Setup of v50:
## Cordic
module Cordic(clk,rst,phase_step,xin,yin,xout,yout);
parameter IN_WIDTH	= 16; 
parameter EXTRA_BITS	= 6; 
localparam WI			= IN_WIDTH;
localparam WXY			= IN_WIDTH+EXTRA_BITS; 
localparam STG			= WXY; 
input clk;
input rst; 
input signed  [31:0]    phase_step; 
input signed  [WI-1:0]  xin,yin;
output signed [WXY-1:0] xout,yout;
wire signed [31:0] atan_table [0:31];
                 assign atan_table[00] = 32'b0010_0000_0000_0000_0000_0000_0000_0000;
						assign atan_table[01] = 32'b0001_0010_1110_0100_0000_0101_0001_1110;
						assign atan_table[02] = 32'b0000_1001_1111_1011_0011_1000_0101_1011;
						assign atan_table[03] = 32'b0000_0101_0001_0001_0001_0001_1101_0100;
						assign atan_table[04] = 32'b0000_0010_1000_1011_0000_1101_0100_0011;
						assign atan_table[05] = 32'b0000_0001_0100_0101_1101_0111_1110_0001;
						assign atan_table[06] = 32'b0000_0000_1010_0010_1111_0110_0001_1110;
						assign atan_table[07] = 32'b0000_0000_0101_0001_0111_1100_0101_0101;
						assign atan_table[08] = 32'b0000_0000_0010_1000_1011_1110_0101_0011;
						assign atan_table[09] = 32'b0000_0000_0001_0100_0101_1111_0010_1111;
						assign atan_table[10] = 32'b0000_0000_0000_1010_0010_1111_1001_1000;
  ...
Size: ~13000 cells after synthesis, roughly 110 I/O pins, ~110000 sq um of cells after synthesis.
clock: 4.6 ns
lec_check: 0
abc_area: 0
cap_margin: 20
cell_pad_in_sites_global_placement: 3
core_aspect_ratio: 1.97
core_margin: 8
core_utilization: 32
cts_cluster_size: 79
gpl_timing_driven: 0
max_routing_layer: met4
min_routing_layer: met1
setup_slack_margin: 0.92
slew_margin: 40
tns_end_percent: 25
run.sh (not shown) runs the stock make flow with config.mk's settings and CLKGATE_MAP_FILE=.
Input changes introduced in v48 (baseline for comparison: v50):
Settings: MIN_ROUTING_LAYER no longer set, was met1; CORE_MARGIN now 2, was 8; MAX_ROUTING_LAYER no longer set, was met4; GPL_TIMING_DRIVEN no longer set, was 0; CELL_PAD_IN_SITES_GLOBAL_PLACEMENT no longer set, was 3; CTS_CLUSTER_SIZE no longer set, was 79; SLEW_MARGIN now 20, was 40; TNS_END_PERCENT no longer set, was 25; ABC_AREA no longer set, was 0; CORE_ASPECT_RATIO no longer set, was 1.97; CORE_UTILIZATION now 40, was 32; SETUP_SLACK_MARGIN no longer set, was 0.92; the clock period (ns, I/O delays scaled along) now 4.28, was 4.6.
In the tables for v50 and v48, shortest clock period the worst path allows after layout reads higher with v48. Layout clock buffer count delta for v48 relative to v50: about 2.5% higher. v48 vs. v50: longest individual stage delay on the worst path went down by 0.21 ns. Going from v50 to v48, HPWL after detailed placement shrinks by 120 mm.
What v12 does differently from v48 at the input level:
Settings: changing CORE_UTILIZATION from 40 to 72; changing CAP_MARGIN from 20 to 5; setting CTS_CLUSTER_DIAMETER to 359 for the first time; changing the clock period (ns, I/O delays scaled along) from 4.28 to 3.55.
==> results <==
Vias per cell came out higher on v12 than on v48. Comparing v48 and v12, the higher number of instances in the placed design is on v48. The flow completed for v12, but it is not clean: the layout still shows setup timing. [diff] core footprint, v12 relative to v48: improvement.

Starting RTL as in the previous note.
clock: 5.0 ns
lec_check: 0
abc_area: 0
cap_margin: 20
core_aspect_ratio: 0.89
core_margin: 3
core_utilization: 30
gpl_timing_driven: 0
max_routing_layer: met4
slew_margin: 20
The baseline completed without violations.
Rerun with:
Settings changed: ABC_AREA 0 to not set, CORE_ASPECT_RATIO 0.89 to not set, CORE_MARGIN 3 to 2, CORE_UTILIZATION 30 to 68, GPL_TIMING_DRIVEN 0 to not set, MAX_ROUTING_LAYER met4 to not set.
Clock period 5.0 ns to 3.55 ns, I/O delays scaled along.
Result: Now the flow produced a layout that fails on setup timing; cell area rose by 4.1%; area after synthesis stays the same; die area shrinks by 56%; critical path depth climbs by 1; non-clock buffer count went up by 593.
Rerun with:
Settings changed: CORE_MARGIN 2 to 3, CORE_UTILIZATION 68 to 40, GPL_TIMING_DRIVEN set to 0.
Clock period 3.55 ns to 5.0 ns, I/O delays scaled along.
- With this change the flow went through all stages and came out clean
- die size increases by 71%
- utilization decreases by 35 points
Rerun with:
Settings changed: ABC_AREA set to 0, CORE_ASPECT_RATIO set to 0.89, CORE_UTILIZATION 40 to 30, GPL_TIMING_DRIVEN 0 to 1, MAX_ROUTING_LAYER set to met4, MIN_ROUTING_LAYER set to met2, PLACE_DENSITY set to 0.38.
The changed run ran to the end with no violations.
Cell count rose by a little under a tenth.
Count of clock-buffer cells in the layout rose by 42.
Maximum frequency rose by a few percent.
Rerun with:
Settings changed: ABC_AREA 0 to not set, CORE_ASPECT_RATIO 0.89 to not set, CORE_MARGIN 3 to 2, CORE_UTILIZATION 30 to 70, GPL_TIMING_DRIVEN 1 to not set, MAX_ROUTING_LAYER met4 to not set, MIN_ROUTING_LAYER met2 to not set, PLACE_DENSITY 0.38 to not set.
Clock period 5.0 ns to 3.21 ns, I/O delays scaled along.
After rerunning: The changed run did not get past global routing, error GRT-0116; synthesized area stays the same; synthesized cell count stays the same; die size is lower by 57%.
Rerun with:
Clock period 3.21 ns to 3.56 ns, I/O delays scaled along.
Outcome:
- The changed run produced a layout that fails on setup timing
- synthesized area is unchanged
- die size is unchanged
- synthesized cell count is unchanged
